==> run a: inputs <==
Design top, start of the top module:
module top#(       
    parameter FIFO_DEPTH = 16,
    parameter DATA_WIDTH = 32,
    parameter START_NUMBER = 0    
)(
    input  logic        GCLK,
    input  logic        OTG_RESETN,
    input  logic [DATA_WIDTH-1:0] wdatax,
    input  logic [DATA_WIDTH-1:0] wdatay,
    input  logic        validx,
    input  logic        validy,
    input  logic [DATA_WIDTH-1:0] kx_u,
    input  logic [DATA_WIDTH-1:0] bx_u,
    input  logic [DATA_WIDTH-1:0] kx_c,
    input  logic [DATA_WIDTH-1:0] bx_c,
    input  logic [DATA_WIDTH-1:0] ky_u,
    input  logic [DATA_WIDTH-1:0] by_u,
    input  logic [DATA_WIDTH-1:0] ky_c,
    input  logic [DATA_WIDTH-1:0] by_c,
    output logic        sel_1_0,
    output logic        sel_1_1,
    output logic        sel_2_0,
    output logic        sel_2_1,
    output logic        AS2_r,
    output  logic       wready,
    output logic        JB1,
    output logic        JB2,
    output logic        JB3,
    output logic        JB4,
    output logic        JB7,
    output logic        JB8,
    output logic        JB9,
    output logic        JB10,
    output logic        JA1,
    output logic        JA2,
    output logic        JA3,
    output logic        JA4,
    output logic        JA7,
    output logic        JA8,
    output logic        JA9,
    output logic        JA10,
    output logic        JC1_N,
    output logic        JC1_P,
        input logic        JC2_N,
    output logic        JC2_P,
    output logic        JC3_P
);
clock: 17.0 ns
lec_check: 0
cap_margin: 0
cell_pad_in_sites_detail_placement: 1
cell_pad_in_sites_global_placement: 1
core_aspect_ratio: 0.74
core_margin: 6
core_utilization: 40
cts_cluster_size: 25
max_routing_layer: met4
place_density_lb_addon: 0.04
slew_margin: 25
run.sh (not shown) runs the stock make flow with config.mk's settings and CLKGATE_MAP_FILE=.
==> run b (differences from run a) <==
==> flow/config.mk (replaced) <==
export PLATFORM = sky130hd
export DESIGN_NAME = top
export DESIGN_NICKNAME = top
export VERILOG_FILES = /design/flow/design.v
export SDC_FILE = /design/flow/constraint.sdc
export NUM_CORES = 4
export LEC_CHECK = 0
export CAP_MARGIN = 5
export CORE_MARGIN = 2
export CORE_UTILIZATION = 70
export CTS_CLUSTER_SIZE = 36
export SETUP_SLACK_MARGIN = 1.55
export SLEW_MARGIN = 20
==> flow/constraint.sdc (replaced) <==
create_clock -name core_clock -period 6.79 [get_ports {GCLK}]
set_input_delay 1.3580 -clock core_clock [delete_from_list [all_inputs] [get_ports {GCLK}]]
set_output_delay 1.3580 -clock core_clock [all_outputs]
set_load 0.01 [all_outputs]
==> results <==
- Run b finished with setup timing left. Run a passed the timing, design-rule and antenna checks.
- First-iteration DRC count: run b is larger than run a (71%).
- In run a the clock-buffer cell count is higher than in run b, by 37.
- Between run b and run a, the lower setup slack is in run b (gap 8.6 ns).
- Critical path depth is the same in run b and run a.
- In power, run b is at 2.6 times the value of run a.
- Between run a and run b, the lower non-clock buffer count is in run a (gap 641).
- In area after synthesis, run a and run b do not differ.
- Against run a, the cell count of run b is lower by about 6%.


==> run X: inputs <==
Starting RTL as in the previous note.
Design top, start of the top module:
module top#(       
    parameter FIFO_DEPTH = 16,
    parameter DATA_WIDTH = 32,
    parameter START_NUMBER = 0    
)(
    input  logic        GCLK,
    input  logic        OTG_RESETN,
    input  logic [DATA_WIDTH-1:0] wdatax,
    input  logic [DATA_WIDTH-1:0] wdatay,
    input  logic        validx,
    input  logic        validy,
    input  logic [DATA_WIDTH-1:0] kx_u,
    input  logic [DATA_WIDTH-1:0] bx_u,
    input  logic [DATA_WIDTH-1:0] kx_c,
    input  logic [DATA_WIDTH-1:0] bx_c,
    input  logic [DATA_WIDTH-1:0] ky_u,
    input  logic [DATA_WIDTH-1:0] by_u,
    input  logic [DATA_WIDTH-1:0] ky_c,
    input  logic [DATA_WIDTH-1:0] by_c,
    output logic        sel_1_0,
    output logic        sel_1_1,
    output logic        sel_2_0,
    output logic        sel_2_1,
    output logic        AS2_r,
    output  logic       wready,
    output logic        JB1,
    output logic        JB2,
    output logic        JB3,
    output logic        JB4,
    output logic        JB7,
    output logic        JB8,
    output logic        JB9,
    output logic        JB10,
    output logic        JA1,
    output logic        JA2,
    output logic        JA3,
    output logic        JA4,
    output logic        JA7,
    output logic        JA8,
    output logic        JA9,
    output logic        JA10,
    output logic        JC1_N,
    output logic        JC1_P,
        input logic        JC2_N,
    output logic        JC2_P,
    output logic        JC3_P
);
Settings: LEC_CHECK=0, CAP_MARGIN=35, CELL_PAD_IN_SITES_DETAIL_PLACEMENT=0, CELL_PAD_IN_SITES_GLOBAL_PLACEMENT=2, CORE_ASPECT_RATIO=1.51, CORE_MARGIN=6, CORE_UTILIZATION=67, CTS_CLUSTER_DIAMETER=242, CTS_CLUSTER_SIZE=86, GPL_ROUTABILITY_DRIVEN=1, GPL_TIMING_DRIVEN=0, MIN_ROUTING_LAYER=met1, PLACE_DENSITY_LB_ADDON=0.29, SETUP_SLACK_MARGIN=1.69, SLEW_MARGIN=35; clock period 16.0 ns.
==> inputs of run C, as changes to run X <==
--- a/flow/config.mk
+++ b/flow/config.mk
@@ -8,3 +8,3 @@
 export CAP_MARGIN = 35
-export CELL_PAD_IN_SITES_DETAIL_PLACEMENT = 0
+export CELL_PAD_IN_SITES_DETAIL_PLACEMENT = 2
 export CELL_PAD_IN_SITES_GLOBAL_PLACEMENT = 2
@@ -12,6 +12,6 @@
 export CORE_MARGIN = 6
-export CORE_UTILIZATION = 67
+export CORE_UTILIZATION = 43
 export CTS_CLUSTER_DIAMETER = 242
-export CTS_CLUSTER_SIZE = 86
-export GPL_ROUTABILITY_DRIVEN = 1
+export CTS_CLUSTER_SIZE = 10
+export GPL_ROUTABILITY_DRIVEN = 0
 export GPL_TIMING_DRIVEN = 0
==> comparison <==
Synthesized cell count is the same in run C and run X. In run C the die size is larger than in run X, by about 54%. Area after synthesis is the same in run C and run X. Run C finished with timing, DRC and antenna clean. Run X ended with an error in global placement without I/O (3_1_place_gp_skip_io), error FLW-0024.


==> v38 <==
top again, from the RTL that the note above started with.
clock: 7.68 ns
lec_check: 0
cap_margin: 20
core_margin: 2
core_utilization: 72
place_density: 0.71
slew_margin: 20
==> v23 (differences from v38) <==
CTS_CLUSTER_SIZE = 14   (was unset)
PLACE_DENSITY = unset   (was 0.71)
PLACE_DENSITY_LB_ADDON = 0.28   (was unset)
SETUP_SLACK_MARGIN = -0.4   (was unset)
==> flow/constraint.sdc (replaced) <==
create_clock -name core_clock -period 5.29 [get_ports {GCLK}]
set_input_delay 1.0580 -clock core_clock [delete_from_list [all_inputs] [get_ports {GCLK}]]
set_output_delay 1.0580 -clock core_clock [all_outputs]
set_load 0.01 [all_outputs]
==> qor.tcl <==
set qor(status) {finished with violations}
set qor(fin_ws_ns) -0.198
set qor(met3_wire_length_um) 29300
set qor(setup_viol) 10
set qor(violatedChecks) {negative setup slack}
# the run above: v38

==> qor.tcl <==
set qor(status) {finished with violations}
set qor(violatedChecks) {negative setup slack}
set qor(setup_viol) 85
set qor(dp_hpwl_um) 220000
set qor(grt_max_degree) 132
set qor(cts_htree_levels) 4
set qor(cts.repair_timing.setup_buffer_count) 48
set qor(report.final.hold_viol_count) 0
set qor(grt_util_all_layers_pct) 41.9
set qor(fin_ws_ns) -2.98
set qor(cts_root_buf) {clkbuf_16}
# the run above: v23



==> trial 46 <==
Starting RTL as in the previous note.
make LEC_CHECK=0 CAP_MARGIN=25 CELL_PAD_IN_SITES_DETAIL_PLACEMENT=1 CELL_PAD_IN_SITES_GLOBAL_PLACEMENT=1 CORE_ASPECT_RATIO=0.74 CORE_MARGIN=6 CORE_UTILIZATION=40 CTS_CLUSTER_SIZE=25 GPL_TIMING_DRIVEN=1 MAX_ROUTING_LAYER=met4 MIN_ROUTING_LAYER=met2 PLACE_DENSITY_LB_ADDON=0.04 SLEW_MARGIN=5 TNS_END_PERCENT=65 finish   # period 17.0 ns
==> trial 2: changes against trial 46 <==
Settings changed: ABC_AREA set to 1, CAP_MARGIN 25 to 20, CELL_PAD_IN_SITES_DETAIL_PLACEMENT 1 to unset, CELL_PAD_IN_SITES_GLOBAL_PLACEMENT 1 to unset, CORE_ASPECT_RATIO 0.74 to unset, CORE_MARGIN 6 to 2, CORE_UTILIZATION 40 to 72, CTS_CLUSTER_DIAMETER set to 372, CTS_CLUSTER_SIZE 25 to 40, GPL_TIMING_DRIVEN 1 to unset, MAX_ROUTING_LAYER met4 to unset, MIN_ROUTING_LAYER met2 to unset, PLACE_DENSITY_LB_ADDON 0.04 to 0.24, SETUP_SLACK_MARGIN set to 1.51, SLEW_MARGIN 5 to 20, TNS_END_PERCENT 65 to unset.
==> flow/constraint.sdc (replaced) <==
create_clock -name core_clock -period 6.54 [get_ports {GCLK}]
set_input_delay 1.3080 -clock core_clock [delete_from_list [all_inputs] [get_ports {GCLK}]]
set_output_delay 1.3080 -clock core_clock [all_outputs]
set_load 0.01 [all_outputs]
==> build 1: changes against trial 46 <==
Settings changed: CAP_MARGIN 25 to 20, CELL_PAD_IN_SITES_DETAIL_PLACEMENT 1 to unset, CELL_PAD_IN_SITES_GLOBAL_PLACEMENT 1 to unset, CORE_ASPECT_RATIO 0.74 to unset, CORE_MARGIN 6 to 9, CORE_UTILIZATION 40 to 69, CTS_CLUSTER_DIAMETER set to 375, CTS_CLUSTER_SIZE 25 to unset, GPL_TIMING_DRIVEN 1 to 0, MAX_ROUTING_LAYER met4 to met5, MIN_ROUTING_LAYER met2 to unset, PLACE_DENSITY set to 0.85, PLACE_DENSITY_LB_ADDON 0.04 to unset, SETUP_SLACK_MARGIN set to 2.99, SLEW_MARGIN 5 to 0, TNS_END_PERCENT 65 to unset.
==> flow/constraint.sdc (replaced) <==
create_clock -name core_clock -period 16.8 [get_ports {GCLK}]
set_input_delay 3.3600 -clock core_clock [delete_from_list [all_inputs] [get_ports {GCLK}]]
set_output_delay 3.3600 -clock core_clock [all_outputs]
set_load 0.01 [all_outputs]
==> trial 79: changes against trial 46 <==
Settings changed: CAP_MARGIN 25 to 20, CELL_PAD_IN_SITES_DETAIL_PLACEMENT 1 to unset, CELL_PAD_IN_SITES_GLOBAL_PLACEMENT 1 to unset, CORE_ASPECT_RATIO 0.74 to unset, CORE_MARGIN 6 to 2, CTS_CLUSTER_SIZE 25 to unset, GPL_TIMING_DRIVEN 1 to unset, MAX_ROUTING_LAYER met4 to unset, MIN_ROUTING_LAYER met2 to unset, PLACE_DENSITY set to 0.6, PLACE_DENSITY_LB_ADDON 0.04 to unset, SLEW_MARGIN 5 to 20, TNS_END_PERCENT 65 to unset.
==> flow/constraint.sdc (replaced) <==
create_clock -name core_clock -period 9.53 [get_ports {GCLK}]
set_input_delay 1.9060 -clock core_clock [delete_from_list [all_inputs] [get_ports {GCLK}]]
set_output_delay 1.9060 -clock core_clock [all_outputs]
set_load 0.01 [all_outputs]
==> comparison table <==
| metric | trial 79 | build 1 | trial 46 | trial 2 |
|---|---|---|---|---|
| Status | timing/DRC/antenna clean | timing/DRC/antenna clean | timing/DRC/antenna clean | did not finish |
| Stage where the flow stopped | - | - | - | global routing |
| Die boundary width | 515 um | 407 um | 606 um | 395 um |
| # nets final | 12700 | 13200 | 12700 | - |
| Synth top cell by count | sky130_fd_sc_hd__fa_1 | sky130_fd_sc_hd__fa_1 | sky130_fd_sc_hd__fa_1 | sky130_fd_sc_hd__inv_1 |
| Cell count after placement | 13700 | 12700 | 13600 | 15400 |
| Cell depth of the worst flop-to-flop path | 28 | 27 | 24 | - |
| Yosys adder share | 35.1% | 35.1% | 35.1% | 33.3% |
| Group drawing the most power | sequential cells | sequential cells | sequential cells | - |
| Seq area share | 27.1% | 27.2% | 27.2% | - |
| Slowest cell on the critical path | sky130_fd_sc_hd__dfxtp_1 | sky130_fd_sc_hd__clkbuf_1 | sky130_fd_sc_hd__a211oi_1 | - |
| Worst reg2reg setup slack | 0.58 ns | 5.41 ns | 7.53 ns | - |
| Synth Net Count | 12600 | 12600 | 12600 | 15200 |
| Switching power | 5040 uW | 3380 uW | 3150 uW | - |
| Placer's final routability congestion estimate | 0.911 | 1.06 | 0.993 | 1.03 |
| Area growth from synthesis to final layout | 11.6% | 11.2% | 11.4% | - |
| Number of instances resized during post-cts repair | 0 | 0 | 0 | 498 |
| Post-synthesis instance area | 104000 um^2 | 104000 um^2 | 104000 um^2 | 110000 um^2 |
| Largest contributor to cell area by class | multi-input combinational cells | multi-input combinational cells | multi-input combinational cells | - |
| Cell Int Power | 10700 uW | 5880 uW | 6020 uW | - |
| Final clock skew | 0.0784 ns | 0.103 ns | 0.0662 ns | - |
| Synth cell types | 93 | 93 | 93 | 65 |
| Multi-input logic cell count | 6982 | 6982 | 6982 | - |
| Highest metal layer with signal wires | met4 | met5 | met4 | - |
| Overall routed net length | 284000 um | 374000 um | 348000 um | - |
| Largest fanout on the critical path | 16 | 10 | 23 | - |
| Count of cell instances traversed by the critical path | 28 | 27 | 24 | - |
Power is estimated from default activity; no workload was simulated.
